## fir_7_7
module fir_7_7(
    input clk,
    input rst,
    input [7:0] weight_data,
    input [2:0] weight_idx,
    input weight_valid,
    output weight_ready,
    input [7:0] input_data,
    input input_valid,
    output input_ready,
    output [15:0] output_data,
    input output_ready,
    output output_valid 
    );
    reg i_ready;
    reg w_ready;
    assign input_ready = i_ready;
    assign weight_ready = w_ready;
    wire [15:0] products [6:0];
    wire [15:0] sums [ 5:0];
    reg [7:0] inputs [6:0];
    reg [7:0] weights [6:0];
    reg [15:0] result;
    assign output_data = result;
    reg output_valid_delay;
    reg output_valid_r;
    assign output_valid = output_valid_r;
    always@(posedge clk)
    begin
        if(input_valid & input_ready)
            output_valid_delay <= 1;
        else
            output_valid_delay <= 0;
        output_valid_r <= output_valid_delay;
    end
    always@(posedge clk)
    begin
        if(rst)
        begin
            inputs[0] <= 0;
            inputs[1] <= 0;
            inputs[2] <= 0;
            inputs[3] <= 0;
            inputs[4] <= 0;
            inputs[5] <= 0;
            inputs[6] <= 0;
            weights[0] <= 0;
            weights[1] <= 0;
            weights[2] <= 0;
            weights[3] <= 0;
            weights[4] <= 0;
            weights[5] <= 0;
            weights[6] <= 0;
            result <= 0;
            i_ready <= 0;
            w_ready <= 0;
        end else begin
  ...
Size: about 2600 cells after synthesis, about 43 I/O pins, roughly 21000 um2 of cells after synthesis.
clock: 9.18 ns
lec_check: 0
abc_area: 1
cap_margin: 30
core_margin: 8
core_utilization: 50
cts_cluster_diameter: 319
cts_cluster_size: 98
gpl_timing_driven: 0
max_routing_layer: met5
place_density: 0.8
setup_slack_margin: 2.74
slew_margin: 20
tns_end_percent: 35
run.sh (not shown) runs the stock make flow with config.mk's settings and CLKGATE_MAP_FILE=.
Edit:
Settings changed: CORE_MARGIN 8 to 2, CORE_UTILIZATION 50 to 72, CTS_CLUSTER_SIZE 98 to 15, GPL_TIMING_DRIVEN 0 to 1, SETUP_SLACK_MARGIN 2.74 to -0.21, TNS_END_PERCENT 35 to unset.
Clock period 9.18 ns to 6.44 ns, I/O delays scaled along.
=> With this change the flow finished with setup timing left; routed wire length goes up by 7.9%; cell area goes up by 2.6%; critical path depth goes down by 1; via count goes up by 2.4%; final cell count goes down by 2.3%; die area goes down by 37%; setup slack is worse by 2900 ps.
Edit:
Settings changed: CAP_MARGIN 30 to 10, CORE_UTILIZATION 72 to 70, CTS_CLUSTER_SIZE 15 to unset, PLACE_DENSITY 0.8 to unset, SETUP_SLACK_MARGIN -0.21 to 0.58.
Clock period 6.44 ns to 6.37 ns, I/O delays scaled along.
What happened: The new run ran to the end with violations: setup timing; sequential power goes up by about 2%; clock power hardly moves; register-to-register slack improved by 170 ps.
Edit:
Settings changed: ABC_AREA 1 to unset, CAP_MARGIN 10 to 20, CORE_UTILIZATION 70 to 9, CTS_CLUSTER_DIAMETER 319 to unset, GPL_TIMING_DRIVEN 1 to unset, MAX_ROUTING_LAYER met5 to unset, SETUP_SLACK_MARGIN 0.58 to unset.
Clock period 6.37 ns to 9.52 ns, I/O delays scaled along.
What happened: The new run completed with no timing, DRC or antenna violations. Clock power shrinks by a quarter to a third. Global-route usage went down by 35 points. Hold slack improves by 12 ps. Worst setup slack gets better by 2500 ps. Synthesized cell count fell by about a fifth.
Edit:
Settings changed: CORE_UTILIZATION 9 to 40.
Clock period 9.52 ns to 7.51 ns, I/O delays scaled along.
After rerunning: The new run ran to the end with no violations; cell count fell by 44%; via count came out higher by 1.4%; register-to-register slack degrades by 1800 ps; clock power went up by 43%.

* * *

willow:
fir_7_7 again, from the RTL that the note above started with.
export LEC_CHECK = 0
export CAP_MARGIN = 20
export CORE_MARGIN = 2
export CORE_UTILIZATION = 72
export CTS_CLUSTER_DIAMETER = 59
export PLACE_DENSITY_LB_ADDON = 0.05
export SETUP_SLACK_MARGIN = 1.5
export SLEW_MARGIN = 20
export TNS_END_PERCENT = 5
create_clock -name core_clock -period 5.05 [get_ports {clk}]
willow completed end to end; final checks failed (negative setup slack).
Input-level comparison between lagoon and willow:
Settings: clearing CTS_CLUSTER_DIAMETER, which used to be 59; clearing SETUP_SLACK_MARGIN, which used to be 1.5; clearing PLACE_DENSITY_LB_ADDON, which used to be 0.05; swapping 72 for 70 in CORE_UTILIZATION; clearing TNS_END_PERCENT, which used to be 5; putting HOLD_SLACK_MARGIN at -0.08 where nothing was set; swapping 5.05 for 6.51 in the clock period (ns, I/O delays scaled along).
Findings:
- Final checks on lagoon, whose flow otherwise completed, came back failing, citing negative setup slack.
- Comparing lagoon and willow, the lower area of all placed cells without fillers was measured on willow.
- Cmp lagoon and willow / row count / lower: willow
- Critical path depth went down by a little under 10% going from willow to lagoon.
#### Input delta (yarrow over lagoon)
Settings: HOLD_SLACK_MARGIN no longer set, was -0.08; CORE_UTILIZATION now 40, was 70; the clock period (ns, I/O delays scaled along) now 8.0, was 6.51.
--- outcome ---
Relative to lagoon, total global-route track usage has decreased by 15 points in yarrow.
Relative to lagoon, the number of logic stages on the critical path including buffering measured on yarrow has increased by a little under 10%.
Summary — number of clock buffers in the layout, yarrow relative to lagoon: lower, by 1.
Summary — maximum clock frequency, yarrow relative to lagoon: lower, by 4.3%.
yarrow was carried through to the last stage, and its layout satisfied the timing, design-rule and antenna checks.
Inputs modified between yarrow and amber:
Settings: CORE_UTILIZATION: 40 -> 47; SETUP_SLACK_MARGIN: unset -> -0.76; CTS_CLUSTER_DIAMETER: unset -> 260; ABC_AREA: unset -> 1; CTS_CLUSTER_SIZE: unset -> 98; SLEW_MARGIN: 20 -> 0; PLACE_DENSITY: unset -> 0.4.
### Flow results
amber vs. yarrow: post-synthesis cell count from yosys +479, die area shows a reduction of about 11%. yarrow → amber: number of top-level design ports essentially unchanged, Yosys chip area increased about 4.7%, clock buffer and inverter area fraction after layout decreased 0.47 points, non-clock buffer contribution to total cell area decreased 0.36 points, final instance area increased 2.0%. | wire length of the first global-routing pass | amber vs yarrow | worse |. Relative to yarrow, wire length has gone up in amber. amber has diode insertion count for antenna repair above what yarrow had. In amber the clock network fraction of design power turned out 25 points lower than in yarrow.

* * *

Setup of north:
fir_7_7 again, from the RTL that the note above started with.
export LEC_CHECK = 0
export ABC_AREA = 1
export CAP_MARGIN = 30
export CORE_ASPECT_RATIO = 1.9
export CORE_MARGIN = 4
export CORE_UTILIZATION = 53
export CTS_CLUSTER_DIAMETER = 372
export GPL_TIMING_DRIVEN = 0
export HOLD_SLACK_MARGIN = 0.3
export MAX_ROUTING_LAYER = met5
export MIN_ROUTING_LAYER = met1
export PLACE_DENSITY_LB_ADDON = 0.2
export SETUP_SLACK_MARGIN = -0.07
export SLEW_MARGIN = 20
export TNS_END_PERCENT = 90
create_clock -name core_clock -period 10.4 [get_ports {clk}]
[inputs] south vs north
==> flow/config.mk <==
export PLATFORM = sky130hd
export DESIGN_NAME = fir_7_7
export DESIGN_NICKNAME = fir_7_7
export VERILOG_FILES = /design/flow/design.v
export SDC_FILE = /design/flow/constraint.sdc
export NUM_CORES = 4
export LEC_CHECK = 0
export CAP_MARGIN = 20
export CORE_MARGIN = 2
export CORE_UTILIZATION = 67
export SLEW_MARGIN = 20
==> flow/constraint.sdc <==
create_clock -name core_clock -period 6.51 [get_ports {clk}]
set_input_delay 1.3020 -clock core_clock [delete_from_list [all_inputs] [get_ports {clk}]]
set_output_delay 1.3020 -clock core_clock [all_outputs]
set_load 0.01 [all_outputs]
==> comparison <==
| HPWL reported at the end of detailed placement | lower: south |
| number of clock buffers in the layout | south vs north | 4 higher |
On routed wire length, north loses to south.
The flow for south finished, though final verification flagged negative setup slack.
Inputs modified between south and east:
-- flow/config.mk --
<<< south, line 8
export CAP_MARGIN = 20
export CORE_MARGIN = 2
export CORE_UTILIZATION = 67
export SLEW_MARGIN = 20
>>> east, line 8
export CAP_MARGIN = 20
export CORE_MARGIN = 2
export CORE_UTILIZATION = 64
export SETUP_SLACK_MARGIN = 1.43
export SLEW_MARGIN = 20
==> flow/constraint.sdc <==
create_clock -name core_clock -period 5.78 [get_ports {clk}]
set_input_delay 1.1560 -clock core_clock [delete_from_list [all_inputs] [get_ports {clk}]]
set_output_delay 1.1560 -clock core_clock [all_outputs]
set_load 0.01 [all_outputs]
### Flow results
Status east: flow complete, layout not clean - negative setup slack
Going from south to east, static leakage +about 0.56%, clock group share of total power +2.2 points, arrival time reported for the critical path endpoint -0.05 ns, total number of placement rows +1.
Delta (east minus south): met3 usage in global routing shrank by 0.68 points; detailed-routed wire length on met3 grew by about 2.5%; total area of multi-input combinational cells grew by about 2.6%; critical path depth shrank by 2; non-clock buffer share of cell area grew by 0.19 points.
Relative to east, the following input files were edited for west:
-- flow/config.mk --
<<< east, line 8
export CAP_MARGIN = 20
export CORE_MARGIN = 2
export CORE_UTILIZATION = 64
export SETUP_SLACK_MARGIN = 1.43
export SLEW_MARGIN = 20
>>> west, line 8
export CAP_MARGIN = 20
export CORE_MARGIN = 2
export CORE_UTILIZATION = 29
export SLEW_MARGIN = 20
==> flow/constraint.sdc <==
create_clock -name core_clock -period 7.51 [get_ports {clk}]
set_input_delay 1.5020 -clock core_clock [delete_from_list [all_inputs] [get_ports {clk}]]
set_output_delay 1.5020 -clock core_clock [all_outputs]
set_load 0.01 [all_outputs]
## What came out
- west vs east: post-route cell area down by a few percent
- Max met2 track demand over resource in global routing across west and east: east
- On die span in y: between west and east, it ends up lower for east.
- Combinational share of cell area in west is 1.6 points above east.
- Setup slack: west better than east
- west completed; timing, DRC and antenna clean

* * *

== raven ==
Starting RTL as in the previous note.
make LEC_CHECK=0 ABC_AREA=1 CAP_MARGIN=20 CORE_MARGIN=3 CORE_UTILIZATION=40 CTS_CLUSTER_DIAMETER=235 CTS_CLUSTER_SIZE=22 PLACE_DENSITY=0.63 SLEW_MARGIN=5 finish   # period 8.0 ns
### raven -> garnet
- putting MAX_ROUTING_LAYER at met4 where nothing was set
- putting HOLD_SLACK_MARGIN at -0.05 where nothing was set
- putting SETUP_SLACK_MARGIN at 1.15 where nothing was set
- swapping 40 for 61 in CORE_UTILIZATION
- swapping 22 for 76 in CTS_CLUSTER_SIZE
- putting TNS_END_PERCENT at 50 where nothing was set
- swapping 5 for 0 in SLEW_MARGIN
- clearing ABC_AREA, which used to be 1
- putting PLACE_DENSITY_LB_ADDON at 0.08 where nothing was set
- clearing CTS_CLUSTER_DIAMETER, which used to be 235
- clearing PLACE_DENSITY, which used to be 0.63
- swapping 3 for 2 in CORE_MARGIN
### Flow results
Every run (garnet and raven) finished clean.
[garnet] fraction of the core area occupied by cells at floorplan rose 21 points relative to raven
garnet vs raven, ratio of final minimum period to clock period went up by 0.48 points.
Cmp garnet vs raven: number of vias per cell higher in garnet
Row overall routed net length: garnet lower / raven higher
garnet ends up with a non-clock buffer share of cell area that is 2.5 points higher than in raven.
Of garnet and raven, garnet shows the higher sequential cell area, with raven below it.
garnet vs raven — sequential power dropped 11%.
Per the comparison of garnet with raven, global-route usage grew by 13 points; average size of a mapped cell increased about 17%; buffers inserted during post-CTS setup optimization went up 50.
[inputs] tundra vs garnet
- clearing SETUP_SLACK_MARGIN, which used to be 1.15
- clearing TNS_END_PERCENT, which used to be 50
- swapping 0 for 30 in SLEW_MARGIN
Findings:
Critical path depth went down by a little under 10% going from garnet to tundra. Switching power of the nets in tundra is about 2.5% higher than in garnet. Worst setup slack came out lower on tundra than on garnet. Of the two values seen for first element of the critical path, weights[0][4]$_SDFFCE_PN0P_ was produced by tundra and weights[2][3]$_SDFFCE_PN0P_ by garnet. Of tundra and garnet, tundra shows the lower combinational power, with garnet above it. Maximum VDD drop went down by a little under 10% going from garnet to tundra. Routed length per placed instance: tundra vs garnet — no meaningful difference. Re clock skew: tundra is 0.0055 ns up on garnet. The higher power per standard cell area of tundra and garnet is in tundra. The flow did not stop early for tundra: all stages ran, and the layout cleared the timing, design-rule and antenna checks.
Here is what was changed in the inputs of indigo compared with tundra.
- CTS_CLUSTER_SIZE now 98, was 76
- HOLD_SLACK_MARGIN no longer set, was -0.05
- SETUP_SLACK_MARGIN now -0.76, previously not set
- PLACE_DENSITY_LB_ADDON no longer set, was 0.08
- CELL_PAD_IN_SITES_DETAIL_PLACEMENT now 1, previously not set
- MAX_ROUTING_LAYER no longer set, was met4
- CTS_CLUSTER_DIAMETER now 178, previously not set
- PLACE_DENSITY now 0.4, previously not set
- CORE_UTILIZATION now 47, was 61
- SLEW_MARGIN now 40, was 30
Findings:
- Buffer count excluding the clock tree in the final layout (indigo vs. tundra) increases by more than 10%
- Where worst setup slack is concerned, tundra is better than indigo.
- Summary of indigo over tundra: area overhead of the layout relative to synthesis up 0.67 points; first-pass GRT wire length increased by about 12% relative to the old numbers; tap cell count now sits higher; worst max-slew margin expressed relative to the limit rose by 1.5 points; maximum frequency fell by about 2%.
- Post-route fraction of the period consumed by the critical path: indigo and tundra compared, higher one is indigo

* * *

Setup of xenon:
Starting RTL as in the previous note.
Settings: LEC_CHECK=0, ABC_AREA=0, CAP_MARGIN=20, CELL_PAD_IN_SITES_DETAIL_PLACEMENT=2, CORE_ASPECT_RATIO=1.25, CORE_MARGIN=2, CORE_UTILIZATION=45, GPL_ROUTABILITY_DRIVEN=1, MAX_ROUTING_LAYER=met5, PLACE_DENSITY_LB_ADDON=0.05, SETUP_SLACK_MARGIN=-0.12, SLEW_MARGIN=20, TNS_END_PERCENT=75; clock period 10.6 ns.
Input changes introduced in maple (baseline for comparison: xenon):
Settings: PLACE_DENSITY_LB_ADDON removed (was 0.05); CORE_ASPECT_RATIO removed (was 1.25); GPL_ROUTABILITY_DRIVEN removed (was 1); ABC_AREA removed (was 0); CORE_UTILIZATION changed from 45 to 72; CELL_PAD_IN_SITES_DETAIL_PLACEMENT removed (was 2); MAX_ROUTING_LAYER removed (was met5); CTS_CLUSTER_DIAMETER newly set to 59; TNS_END_PERCENT removed (was 75); SETUP_SLACK_MARGIN removed (was -0.12); the clock period (ns, I/O delays scaled along) changed from 10.6 to 5.05.
Results
maple supports a higher top clock frequency than xenon.
maple vs xenon, area overhead of the layout relative to synthesis went up by 10 points.
Summary of maple over xenon: insertion delay of the later-clocked pin in the worst-skew pair went down by 0.02 ns, horizontal die size went down, actual slew at the worst max-slew pin fell 0.21 ns.
The flow completed for maple, but it is not clean: the layout still shows setup timing.
For fjord, these inputs were changed with respect to maple:
Settings: clearing CTS_CLUSTER_DIAMETER, which used to be 59; swapping 72 for 40 in CORE_UTILIZATION; swapping 5.05 for 9.06 in the clock period (ns, I/O delays scaled along).
Findings:
In fjord, critical path depth is higher than in maple. The higher sequential share of layout area of maple and fjord is in fjord. Comparing maple against fjord, there is no change at all in synthesized cell count. Final cycle utilization of the critical path in fjord vs maple: down 57 points. fjord closes out successfully: all stages finished, all timing, DRC and antenna checks passed.

* * *

juniper:
Starting RTL as in the previous note.
clock: 4.17 ns
lec_check: 0
abc_area: 0
cap_margin: 20
core_aspect_ratio: 1.33
core_margin: 2
core_utilization: 72
cts_cluster_diameter: 209
cts_cluster_size: 99
setup_slack_margin: 1.18
slew_margin: 20
tns_end_percent: 10
juniper finished all stages; layout check result: FAIL, due to setup timing.
#### Input delta (quartz over juniper)
Settings: SETUP_SLACK_MARGIN changed from 1.18 to 0.16; TNS_END_PERCENT removed (was 10); CORE_ASPECT_RATIO removed (was 1.33); CTS_CLUSTER_SIZE changed from 99 to 73; CTS_CLUSTER_DIAMETER removed (was 209); the clock period (ns, I/O delays scaled along) changed from 4.17 to 6.15.
[summary]
quartz: sequential power about 32% below juniper. quartz vs juniper on data arrival time of the worst path: quartz is the higher one. Comparing quartz with juniper, the post-synthesis cell area came out essentially unchanged. Although it ran to completion, juniper produced a layout that fails the final checks because of setup timing. quartz finished all stages; however, its layout fails the closing checks, the failures being setup timing. quartz: mean number of vias per cell is about 1.8% higher than what juniper reported. Clock group share of total power for quartz is lower than for juniper. Status: final worst hold slack parity (quartz, juniper). Cmp juniper and quartz / post-detailed-routing wire length / higher: quartz.
Here is what was changed in the inputs of ember compared with quartz.
Settings: SETUP_SLACK_MARGIN no longer set, was 0.16; CTS_CLUSTER_SIZE no longer set, was 73; ABC_AREA no longer set, was 0; CORE_UTILIZATION now 69, was 72; the clock period (ns, I/O delays scaled along) now 9.52, was 6.15.
Notes after the runs:
- quartz → ember: fraction of area in multi-input gates went up 4.7 points, total number of cells along the worst setup path went up 4.3%, part of the power in registers went up 3.2 points.
- ember: no failed stages, no open violations at the end
Setup changes, ember to harbor
Settings: putting CTS_CLUSTER_SIZE at 98 where nothing was set; putting CTS_CLUSTER_DIAMETER at 163 where nothing was set; swapping 69 for 65 in CORE_UTILIZATION; putting ABC_AREA at 1 where nothing was set.
## What came out
- Relative to ember, total power has gone up in harbor.
- Fraction of area in registers came out lower on harbor than on ember.
- Against ember, harbor reports a peak supply drop that is higher.
- harbor vs. ember: number of buffers on the longest clock path held steady, clock network power share went down, critical path depth went up.
- ember tops out at a lower clock frequency than harbor.
Changes in nickel relative to harbor:
Settings: clearing CTS_CLUSTER_DIAMETER, which used to be 163; swapping 65 for 70 in CORE_UTILIZATION; putting SETUP_SLACK_MARGIN at -0.11 where nothing was set; clearing CTS_CLUSTER_SIZE, which used to be 98; swapping 9.52 for 5.78 in the clock period (ns, I/O delays scaled along).
==> results <==
nickel: all stages done; final checks FAILED (setup timing). Taking harbor as the reference, in nickel amount of wire on met2 after detailed routing rose by 2.3 mm; clock network contribution to total cell area stayed essentially flat; sequential power share fell by 8.3 points; area of the die fell by 7.0%; total power rose by 130%. In the metrics for nickel and harbor, the one carrying the lower core utilization of the finished layout is harbor. Of nickel and harbor, the run reporting the higher detailed-route vias per instance was nickel. Capture point of the worst path = result[14]: nickel; capture point of the worst path = result[9]: harbor.
Power figures rest on the tool's default switching activity, not on a simulated workload.
